red:
// datapath
module datapath (clk, writenum, readnum, write, datapath_in, vsel, loada, loadb, loadc, shift, asel, bsel, ALUop, loads, Z_out, datapath_out);
Settings: LEC_CHECK=0, ABC_AREA=1, CAP_MARGIN=20, CORE_MARGIN=2, CORE_UTILIZATION=65, CTS_CLUSTER_SIZE=85, SETUP_SLACK_MARGIN=-0.09, SLEW_MARGIN=20; clock period 2.94 ns.
run.sh (not shown) runs the stock make flow with config.mk's settings and CLKGATE_MAP_FILE=.
red had finished all stages when the layout checks came back failing, citing negative setup slack.
Modified inputs, blue compared to red
--- a/flow/config.mk
+++ b/flow/config.mk
@@ -8 +7,0 @@
-export ABC_AREA = 1
@@ -11,3 +10 @@
-export CORE_UTILIZATION = 65
-export CTS_CLUSTER_SIZE = 85
-export SETUP_SLACK_MARGIN = -0.09
+export CORE_UTILIZATION = 58
==> flow/constraint.sdc <==
create_clock -name core_clock -period 2.97 [get_ports {clk}]
set_input_delay 0.5940 -clock core_clock [delete_from_list [all_inputs] [get_ports {clk}]]
set_output_delay 0.5940 -clock core_clock [all_outputs]
set_load 0.01 [all_outputs]
==> results <==
Each of blue and red falls short of a clean finish. Completing all stages was not enough for red: its layout failed the final checks because of negative setup slack. Nothing crashed in blue and all stages finished; the problem is that the final layout failed, the offending checks being negative setup slack. Longest individual stage delay on the worst path came out higher on blue than on red. Largest driver fanout on the critical path on blue is down relative to red. Summary — number of different library cells in the post-synthesis netlist, blue relative to red: higher, by about 50%. In the tables for blue and red, die span in x reads lower with red. Worst slew slack as a fraction of its limit delta (blue − red): favourable. Re synthesis-to-layout area growth: red was lower than blue. In the reports for blue and red, the smaller depth of the worst register-to-register path belongs to red. Against red, blue reports a non-filler instance count after layout that is lower. From red to blue the numbers moved as follows: setup slack of the critical path after layout went down; portion of total power attributed to the clock network went down; number of well taps went up.
[inputs] green vs blue
--- a/flow/config.mk
+++ b/flow/config.mk
@@ -10 +10 @@
-export CORE_UTILIZATION = 58
+export CORE_UTILIZATION = 57
==> flow/constraint.sdc <==
create_clock -name core_clock -period 5.29 [get_ports {clk}]
set_input_delay 1.0580 -clock core_clock [delete_from_list [all_inputs] [get_ports {clk}]]
set_output_delay 1.0580 -clock core_clock [all_outputs]
set_load 0.01 [all_outputs]
Findings:
green finished every step from synthesis to the final layout, and the layout passed the timing, DRC and antenna checks.
green — met2 routed wirelength 4.5% lower, blue as reference
From blue to green the numbers moved as follows: clock network latency to the later pin of the worst-skew pair ~0 delta; routed wire length -1900 um.
What orange does differently from green at the input level:
--- a/flow/config.mk
+++ b/flow/config.mk
@@ -10 +10 @@
-export CORE_UTILIZATION = 57
+export CORE_UTILIZATION = 40
- When orange is set beside green, its sequential share of layout area turns out to be 0.56 points smaller.
- Going from green to orange, synthesized cell count barely changed; buffer share of cell area dropped 0.27 points; number of placement rows climbed 20%; number of buffers other than clock buffers in the final layout dropped 1; wire length dropped about 4.7%.
The following lists how purple was set up differently from orange:
--- a/flow/config.mk
+++ b/flow/config.mk
@@ -10 +10,3 @@
-export CORE_UTILIZATION = 40
+export CORE_UTILIZATION = 70
+export CTS_CLUSTER_SIZE = 37
+export MAX_ROUTING_LAYER = met4
==> flow/constraint.sdc <==
create_clock -name core_clock -period 2.97 [get_ports {clk}]
set_input_delay 0.5940 -clock core_clock [delete_from_list [all_inputs] [get_ports {clk}]]
set_output_delay 0.5940 -clock core_clock [all_outputs]
set_load 0.01 [all_outputs]
## What came out
The final layout from orange, which completed every stage, passed the timing, DRC and antenna checks at the end of the flow.
purple got as far as 4_1_cts, where a tool error ended the run.
Diff orange -> purple: placeable core area shrank by about 44%, number of placement rows now smaller, proportion of synthesized flip-flops having asynchronous set or reset roughly the same, die boundary width fell 24%.

The RTL this note starts from:
==> flow/design.v <==
module ALU(Ain,Bin,ALUop,out,Z);
input [15:0] Ain, Bin;
input [1:0] ALUop;
output [15:0] out;
output Z;
assign out = (ALUop == 2'b00) ? (Ain + Bin) : (ALUop == 2'b01) ? (Ain - Bin) : (ALUop == 2'b10) ? (Ain & Bin) : (~Bin) ;
assign Z =  (out == 16'b0000000000000000) ?  1'b1 : 1'b0;
endmodule
module regfile(data_in,writenum,write,readnum,clk,data_out);
input [15:0] data_in;
input [2:0] writenum, readnum;
input write, clk;
output [15:0] data_out;
reg [15:0] R[7:0];  
reg [15:0] data_out;
always_ff @ (posedge clk)
begin 
if (write)  
    R[writenum] <= data_in;   
end  
assign data_out = R[readnum];  
endmodule
module shifter(in,shift,sout);
input [15:0] in;
input [1:0] shift;
output [15:0] sout;
reg [15:0] sout;
always_comb 
begin 
    if (shift == 2'b00)
        sout = in;
    else if (shift == 2'b01)
        sout = in << 1;
    else if (shift == 2'b10)
        sout = in >> 1;
    else if (shift == 2'b11)
    begin
      sout = in >> 1;
      sout[15] = in[15];
    end 
    else 
    sout = 16'bxxxxxxxxxxxxxxxx;
end 
endmodule
module datapath (clk, writenum, readnum, write, datapath_in, vsel, loada, loadb, loadc, shift, asel, bsel, ALUop, loads, Z_out, datapath_out);
input write, clk, loada, loadb, loadc, asel, bsel, loads, vsel;
input [1:0] ALUop, shift;
input [2:0] writenum, readnum;
input [15:0] datapath_in;
output Z_out;
output [15:0] datapath_out;
wire [15:0] data_in;
reg[15:0] aloaded, in;
wire [15:0] Bin, Ain;
reg Z_out;
reg [15:0] datapath_out;
wire [15:0] data_out, sout, out;
wire Z;
assign data_in = vsel ? datapath_in : datapath_out;  
regfile REGFILE(data_in, writenum, write, readnum, clk, data_out);  
always_ff @(posedge clk)  
begin
if (loada == 1) 
begin
 aloaded <= data_out ;
end
end 
always_ff @(posedge clk)  
begin
if (loadb == 1) 
begin
 in <= data_out ;
end
end 
shifter SHIFTER(in,shift,sout);
assign Bin = bsel ? ({11'b0, datapath_in[4:0]}) : sout ;  
assign Ain = asel ? (16'b0000000000000000) : aloaded ;
ALU alu(Ain,Bin,ALUop,out,Z);  
always_ff @(posedge clk)  
begin
if (loads == 1) 
begin
 Z_out <= Z ;
end
end 
always_ff @(posedge clk)  
begin
if (loadc == 1) 
begin
 datapath_out <= out ;
end
end 
endmodule 
clock: 3.06 ns
lec_check: 0
abc_area: 1
cap_margin: 20
core_margin: 2
core_utilization: 72
cts_cluster_diameter: 367
cts_cluster_size: 99
slew_margin: 20
The starting point ended with an error in global routing (5_1_grt), error GRT-0232.
Edit:
Settings changed: ABC_AREA 1 to not set, CORE_UTILIZATION 72 to 64, CTS_CLUSTER_DIAMETER 367 to not set, CTS_CLUSTER_SIZE 99 to not set, SETUP_SLACK_MARGIN set to 0.89.
Clock period 3.06 ns to 3.05 ns, I/O delays scaled along.
What happened: With this change the flow completed, yet does not pass: setup timing. Synthesized area goes down slightly. Synthesized cell count goes down by a quarter to a third. Die area goes up by roughly a tenth.
Edit:
Settings changed: ABC_AREA set to 0, CORE_UTILIZATION 64 to 72, CTS_CLUSTER_DIAMETER set to 204, CTS_CLUSTER_SIZE set to 47, SETUP_SLACK_MARGIN 0.89 to 0.88, TNS_END_PERCENT set to 5.
After rerunning: With this change the flow never finished: it broke off in global routing (5_1_grt) on GRT-0232. Synthesized area does not change. Die area fell by about 11%. Synthesized cell count does not change.
Edit:
Settings changed: ABC_AREA 0 to not set, CORE_UTILIZATION 72 to 57, CTS_CLUSTER_DIAMETER 204 to not set, CTS_CLUSTER_SIZE 47 to not set, SETUP_SLACK_MARGIN 0.88 to not set, TNS_END_PERCENT 5 to not set.
Clock period 3.05 ns to 3.56 ns, I/O delays scaled along.
What happened:
- Now the flow completed, yet does not pass: setup timing
- synthesized cell count is unchanged
- die area is higher by a quarter to a third
- synthesized area stays the same
Edit:
Settings changed: CORE_UTILIZATION 57 to 72, PLACE_DENSITY_LB_ADDON set to 0.25, SETUP_SLACK_MARGIN set to 0.58.
Clock period 3.56 ns to 5.13 ns, I/O delays scaled along.
Now the flow never finished: it broke off in detailed placement (3_5_place_dp) with DPL-0033.
Die size went down by about a fifth.
Area after synthesis is unchanged.
Synthesized cell count is unchanged.
Edit:
Settings changed: ABC_AREA set to 1, CTS_CLUSTER_DIAMETER set to 204, CTS_CLUSTER_SIZE set to 47, PLACE_DENSITY_LB_ADDON 0.25 to not set, SETUP_SLACK_MARGIN 0.58 to not set.
Clock period 5.13 ns to 3.05 ns, I/O delays scaled along.
After rerunning: This time the run stopped in global routing (5_1_grt) with DPL-0038; synthesized cell count is higher by well over a third; synthesized area is higher slightly; die size is higher slightly.

// datapath: RTL as listed in full above, without the edits since
==> flow/config.mk <==
export PLATFORM = sky130hd
export DESIGN_NAME = datapath
export DESIGN_NICKNAME = datapath
export VERILOG_FILES = /design/flow/design.v
export SDC_FILE = /design/flow/constraint.sdc
export NUM_CORES = 4
export LEC_CHECK = 0
export ABC_AREA = 1
export CAP_MARGIN = 20
export CELL_PAD_IN_SITES_GLOBAL_PLACEMENT = 2
export CORE_ASPECT_RATIO = 0.5
export CORE_MARGIN = 10
export CORE_UTILIZATION = 47
export CTS_CLUSTER_DIAMETER = 356
export CTS_CLUSTER_SIZE = 98
export PLACE_DENSITY = 0.38
export SETUP_SLACK_MARGIN = -0.54
export SLEW_MARGIN = 20
export TNS_END_PERCENT = 5
==> flow/constraint.sdc <==
create_clock -name core_clock -period 5.5 [get_ports {clk}]
set_input_delay 1.1000 -clock core_clock [delete_from_list [all_inputs] [get_ports {clk}]]
set_output_delay 1.1000 -clock core_clock [all_outputs]
set_load 0.01 [all_outputs]
Edit:
==> flow/config.mk (replaced) <==
export PLATFORM = sky130hd
export DESIGN_NAME = datapath
export DESIGN_NICKNAME = datapath
export VERILOG_FILES = /design/flow/design.v
export SDC_FILE = /design/flow/constraint.sdc
export NUM_CORES = 4
export LEC_CHECK = 0
export ABC_AREA = 1
export CAP_MARGIN = 20
export CORE_MARGIN = 2
export CORE_UTILIZATION = 72
export PLACE_DENSITY = 0.4
export SLEW_MARGIN = 20
export TNS_END_PERCENT = 5
==> flow/constraint.sdc (replaced) <==
create_clock -name core_clock -period 2.93 [get_ports {clk}]
set_input_delay 0.5860 -clock core_clock [delete_from_list [all_inputs] [get_ports {clk}]]
set_output_delay 0.5860 -clock core_clock [all_outputs]
set_load 0.01 [all_outputs]
The changed run ended with an error in global routing with DPL-0038. Synthesized area does not change. Die area went down by well over a third. Synthesized cell count does not change.
Edit:
--- a/flow/config.mk
+++ b/flow/config.mk
@@ -6,9 +6,8 @@
 export NUM_CORES = 4
 export LEC_CHECK = 0
-export ABC_AREA = 1
 export CAP_MARGIN = 20
 export CORE_MARGIN = 2
-export CORE_UTILIZATION = 72
-export PLACE_DENSITY = 0.4
+export CORE_UTILIZATION = 65
+export MAX_ROUTING_LAYER = met4
 export SLEW_MARGIN = 20
 export TNS_END_PERCENT = 5
==> flow/constraint.sdc (replaced) <==
create_clock -name core_clock -period 2.97 [get_ports {clk}]
set_input_delay 0.5940 -clock core_clock [delete_from_list [all_inputs] [get_ports {clk}]]
set_output_delay 0.5940 -clock core_clock [all_outputs]
set_load 0.01 [all_outputs]
Outcome: This time the run finished but failed the layout checks on setup timing; die size climbs by a little under a tenth; area after synthesis drops slightly; synthesized cell count drops by a quarter to a third.
Edit:
--- a/flow/config.mk
+++ b/flow/config.mk
@@ -9,5 +9,4 @@
 export CORE_MARGIN = 2
 export CORE_UTILIZATION = 65
-export MAX_ROUTING_LAYER = met4
+export SETUP_SLACK_MARGIN = -0.29
 export SLEW_MARGIN = 20
-export TNS_END_PERCENT = 5
==> flow/constraint.sdc (replaced) <==
create_clock -name core_clock -period 4.37 [get_ports {clk}]
set_input_delay 0.8740 -clock core_clock [delete_from_list [all_inputs] [get_ports {clk}]]
set_output_delay 0.8740 -clock core_clock [all_outputs]
set_load 0.01 [all_outputs]
The changed run finished but fails on setup timing.
Register-to-register slack improves by 2.0 ns.
Final area decreases slightly.
Cell count drops slightly.
Sequential share of layout area goes up by 0.26 points.

== the baseline ==
RTL: the design.v shown in full above, as it stands there.
make LEC_CHECK=0 CAP_MARGIN=20 CELL_PAD_IN_SITES_GLOBAL_PLACEMENT=0 CORE_ASPECT_RATIO=1.04 CORE_MARGIN=2 CORE_UTILIZATION=66 CTS_CLUSTER_DIAMETER=222 CTS_CLUSTER_SIZE=82 MAX_ROUTING_LAYER=met4 PLACE_DENSITY=0.65 SETUP_SLACK_MARGIN=-0.13 SLEW_MARGIN=40 TNS_END_PERCENT=85 finish   # period 3.0 ns
The baseline did not make it past 5_1_grt, where a tool error ended it.
### the baseline -> the candidate
- SETUP_SLACK_MARGIN no longer set, was -0.13
- PLACE_DENSITY no longer set, was 0.65
- TNS_END_PERCENT no longer set, was 85
- CELL_PAD_IN_SITES_GLOBAL_PLACEMENT no longer set, was 0
- MAX_ROUTING_LAYER no longer set, was met4
- ABC_AREA now 1, previously not set
- CTS_CLUSTER_SIZE no longer set, was 82
- CORE_UTILIZATION now 40, was 66
- CORE_ASPECT_RATIO now 1.43, was 1.04
- CTS_CLUSTER_DIAMETER no longer set, was 222
- the clock period (ns, I/O delays scaled along) now 5.5, was 3.0
[summary]
- Relative to the baseline, the post-synthesis share of cell area spent on and-or and or-and gates of the candidate is higher by 2.2 points.
- Taking the baseline as the reference, in the candidate post-synthesis share of cell area spent on xor and xnor gates now sits lower, synthesized cell count now sits higher, number of gates resized after cts now sits lower.
- Relative to the baseline, the portion of the post-synthesis area used by sequential elements of the candidate is lower by 1.1 points.
- The candidate finished every step from synthesis to the final layout, and the layout passed the timing, DRC and antenna checks.

== pepper ==
// datapath: RTL as listed in full above, without the edits since
==> flow/config.mk <==
export PLATFORM = sky130hd
export DESIGN_NAME = datapath
export DESIGN_NICKNAME = datapath
export VERILOG_FILES = /design/flow/design.v
export SDC_FILE = /design/flow/constraint.sdc
export NUM_CORES = 4
export LEC_CHECK = 0
export ABC_AREA = 1
export CAP_MARGIN = 40
export CORE_ASPECT_RATIO = 0.5
export CORE_MARGIN = 2
export CORE_UTILIZATION = 65
export CTS_CLUSTER_DIAMETER = 333
export CTS_CLUSTER_SIZE = 100
export SLEW_MARGIN = 20
export TNS_END_PERCENT = 25
==> flow/constraint.sdc <==
create_clock -name core_clock -period 5.5 [get_ports {clk}]
set_input_delay 1.1000 -clock core_clock [delete_from_list [all_inputs] [get_ports {clk}]]
set_output_delay 1.1000 -clock core_clock [all_outputs]
set_load 0.01 [all_outputs]
#### Input delta (sierra over pepper)
# pepper
export LEC_CHECK = 0
export ABC_AREA = 1
export CAP_MARGIN = 40
export CORE_ASPECT_RATIO = 0.5
export CORE_MARGIN = 2
export CORE_UTILIZATION = 65
export CTS_CLUSTER_DIAMETER = 333
export CTS_CLUSTER_SIZE = 100
export SLEW_MARGIN = 20
export TNS_END_PERCENT = 25
create_clock -name core_clock -period 5.5 [get_ports {clk}]
# sierra
export LEC_CHECK = 0
export ABC_AREA = 1
export CAP_MARGIN = 20
export CELL_PAD_IN_SITES_GLOBAL_PLACEMENT = 2
export CORE_ASPECT_RATIO = 0.5
export CORE_MARGIN = 10
export CORE_UTILIZATION = 40
export CTS_CLUSTER_DIAMETER = 356
export CTS_CLUSTER_SIZE = 98
export PLACE_DENSITY = 0.38
export SETUP_SLACK_MARGIN = -0.25
export SLEW_MARGIN = 20
export TNS_END_PERCENT = 5
create_clock -name core_clock -period 5.5 [get_ports {clk}]
Results
Between pepper and sierra, the switching share of power figures differ only marginally. sierra against pepper: sequential share of layout area went down by 0.42 points, die size went up by 15000 um^2.

Starts from the design.v that is shown in full above.
Settings: LEC_CHECK=0, ABC_AREA=0, CAP_MARGIN=20, CELL_PAD_IN_SITES_GLOBAL_PLACEMENT=1, CORE_ASPECT_RATIO=0.5, CORE_MARGIN=2, CORE_UTILIZATION=40, CTS_CLUSTER_SIZE=16, GPL_ROUTABILITY_DRIVEN=0, MAX_ROUTING_LAYER=met4, MIN_ROUTING_LAYER=met1, SLEW_MARGIN=20; clock period 5.09 ns.
The first run passed the timing, DRC and antenna checks.
==> next run, changes <==
ABC_AREA = unset   (was 0)
CELL_PAD_IN_SITES_GLOBAL_PLACEMENT = unset   (was 1)
CORE_ASPECT_RATIO = unset   (was 0.5)
CORE_UTILIZATION = 68   (was 40)
CTS_CLUSTER_SIZE = unset   (was 16)
GPL_ROUTABILITY_DRIVEN = unset   (was 0)
MAX_ROUTING_LAYER = unset   (was met4)
MIN_ROUTING_LAYER = unset   (was met1)
SETUP_SLACK_MARGIN = -0.29   (was unset)
clock period = 4.37 ns   (was 5.09 ns; I/O delays follow)
The changed run ended with an error in clock tree synthesis (4_1_cts) (DPL-0033).
Area after synthesis does not change.
Die size goes down by 40%.
Synthesized cell count does not change.
==> next run, changes <==
ABC_AREA = 1   (was unset)
CTS_CLUSTER_DIAMETER = 367   (was unset)
SETUP_SLACK_MARGIN = unset   (was -0.29)
clock period = 3.56 ns   (was 4.37 ns; I/O delays follow)
=> The new run ran to the end with no violations; synthesized area grows by 1.9%; die area grows by 1.8%; synthesized cell count grows by 45%.
==> next run, changes <==
CORE_UTILIZATION = 65   (was 68)
CTS_CLUSTER_DIAMETER = unset   (was 367)
CTS_CLUSTER_SIZE = 85   (was unset)
SETUP_SLACK_MARGIN = 0.86   (was unset)
clock period = 2.94 ns   (was 3.56 ns; I/O delays follow)
=> The new run never finished: it broke off in global routing (5_1_grt) on GRT-0232; area after synthesis is unchanged; die size is higher by 4.5%; synthesized cell count stays the same.
Power and IR drop assume default switching activity.
